maple:
## Basys3_Abacus_Top
 module Basys3_Abacus_Top(
	 input clk,
	 input rst,
    input btnC,
    input btnR,
    input btnU,
    input [15:0] sw,
     output [6:0] seg,
     output dp,
     output [3:0] an,
     output [15:0] led
 );
clock: 8.53 ns
lec_check: 0
abc_area: 1
cap_margin: 40
cell_pad_in_sites_global_placement: 2
core_aspect_ratio: 0.77
core_margin: 2
core_utilization: 70
cts_cluster_size: 43
max_routing_layer: met4
min_routing_layer: met2
slew_margin: 25
tns_end_percent: 100
run.sh (not shown) runs the stock make flow with config.mk's settings and CLKGATE_MAP_FILE=.
In the summary table, maple is marked failed, with error GPL-0301 raised in global placement without I/O (3_1_place_gp_skip_io).
## Diff of input files: delta against maple
==> flow/config.mk <==
export PLATFORM = sky130hd
export DESIGN_NAME = Basys3_Abacus_Top
export DESIGN_NICKNAME = Basys3_Abacus_Top
export VERILOG_FILES = /design/flow/design.v
export SDC_FILE = /design/flow/constraint.sdc
export NUM_CORES = 4
export LEC_CHECK = 0
export CAP_MARGIN = 20
export CORE_MARGIN = 2
export CORE_UTILIZATION = 67
export CTS_CLUSTER_SIZE = 15
export SLEW_MARGIN = 20
==> flow/constraint.sdc <==
create_clock -name core_clock -period 5.25 [get_ports {clk}]
set_input_delay 1.0500 -clock core_clock [delete_from_list [all_inputs] [get_ports {clk}]]
set_output_delay 1.0500 -clock core_clock [all_outputs]
set_load 0.01 [all_outputs]
Findings:
- Note that the post-synth net total recorded for maple amounts to 1.11 times the value seen in delta.
- [flow] delta | stages: complete | final checks: fail | reason: setup timing
- Lower total die size among delta and maple: maple
- Changes observed in delta relative to maple: placeable core region climbed 9.4%, number of placement rows climbed 19%.
Setup changes, delta to indigo
-- flow/config.mk --
<<< delta, line 8
export CAP_MARGIN = 20
export CORE_MARGIN = 2
export CORE_UTILIZATION = 67
export CTS_CLUSTER_SIZE = 15
export SLEW_MARGIN = 20
>>> indigo, line 8
export CAP_MARGIN = 20
export CORE_MARGIN = 2
export CORE_UTILIZATION = 40
export SLEW_MARGIN = 20
==> flow/constraint.sdc <==
create_clock -name core_clock -period 10.0 [get_ports {clk}]
set_input_delay 2.0000 -clock core_clock [delete_from_list [all_inputs] [get_ports {clk}]]
set_output_delay 2.0000 -clock core_clock [all_outputs]
set_load 0.01 [all_outputs]
## What came out
indigo finished all stages; the layout is clean.
As of indigo, count of vias placed by the detailed router had fallen by a few percent compared to delta.
indigo: global-route usage is 11 points lower than what delta reported.
Re largest incremental delay on the critical path: indigo is 0.11 ns up on delta.
Changes in xenon relative to indigo:
-- flow/config.mk --
<<< indigo, line 8
export CAP_MARGIN = 20
export CORE_MARGIN = 2
export CORE_UTILIZATION = 40
export SLEW_MARGIN = 20
>>> xenon, line 8
export CAP_MARGIN = 20
export CORE_MARGIN = 2
export CORE_UTILIZATION = 70
export CTS_CLUSTER_DIAMETER = 29
export SLEW_MARGIN = 20
==> flow/constraint.sdc <==
create_clock -name core_clock -period 5.17 [get_ports {clk}]
set_input_delay 1.0340 -clock core_clock [delete_from_list [all_inputs] [get_ports {clk}]]
set_output_delay 1.0340 -clock core_clock [all_outputs]
set_load 0.01 [all_outputs]
### Flow results
The flow for xenon finished, though final verification flagged setup timing. A critical path startpoint of u3.u2.int_count[5] is what indigo shows, while u3.u2.int_count[6] belongs to xenon. The die used by xenon is smaller than the one used by indigo. Count of plain and timing-repair buffers in the layout grows by more than 100% when moving from indigo to xenon. Critical path depth (xenon vs. indigo) decreases by a few percent. The core of xenon is more densely filled than that of indigo. Relative to indigo, total wire length after detailed routing increased by about 22% in xenon.
## Diff of input files: yarrow against xenon
-- flow/config.mk --
<<< xenon, line 6
export NUM_CORES = 4
export LEC_CHECK = 0
export CAP_MARGIN = 20
export CORE_MARGIN = 2
export CORE_UTILIZATION = 70
export CTS_CLUSTER_DIAMETER = 29
export SLEW_MARGIN = 20
>>> yarrow, line 6
export NUM_CORES = 4
export LEC_CHECK = 0
export ABC_AREA = 1
export CAP_MARGIN = 20
export CORE_MARGIN = 2
export CORE_UTILIZATION = 72
export SLEW_MARGIN = 20
==> flow/constraint.sdc <==
create_clock -name core_clock -period 12.4 [get_ports {clk}]
set_input_delay 2.4800 -clock core_clock [delete_from_list [all_inputs] [get_ports {clk}]]
set_output_delay 2.4800 -clock core_clock [all_outputs]
set_load 0.01 [all_outputs]
Looking at the reports, yarrow completed the entire flow and the layout it produced met the timing, design-rule and antenna checks. In the metrics for xenon and yarrow, the one carrying the lower transition time of the tightest slew-check pin is yarrow. Min maximum vdd drop across xenon and yarrow: yarrow. From xenon to yarrow, number of port buffers did not move at all. Logic area (lower): yarrow. Of the two values seen for critical path's slowest cell, or4_4 was produced by xenon and clkdlybuf4s50_1 by yarrow. Fill cell instance count of the final layout: yarrow higher than xenon. The run showing the smaller required time of the critical path is xenon. In yarrow, overall routing resource usage is lower than in xenon. The part of the power in combinational logic of yarrow exceeds that of xenon by 1.4 points.
No activity file was given, so power comes from the tool's default toggle rates.
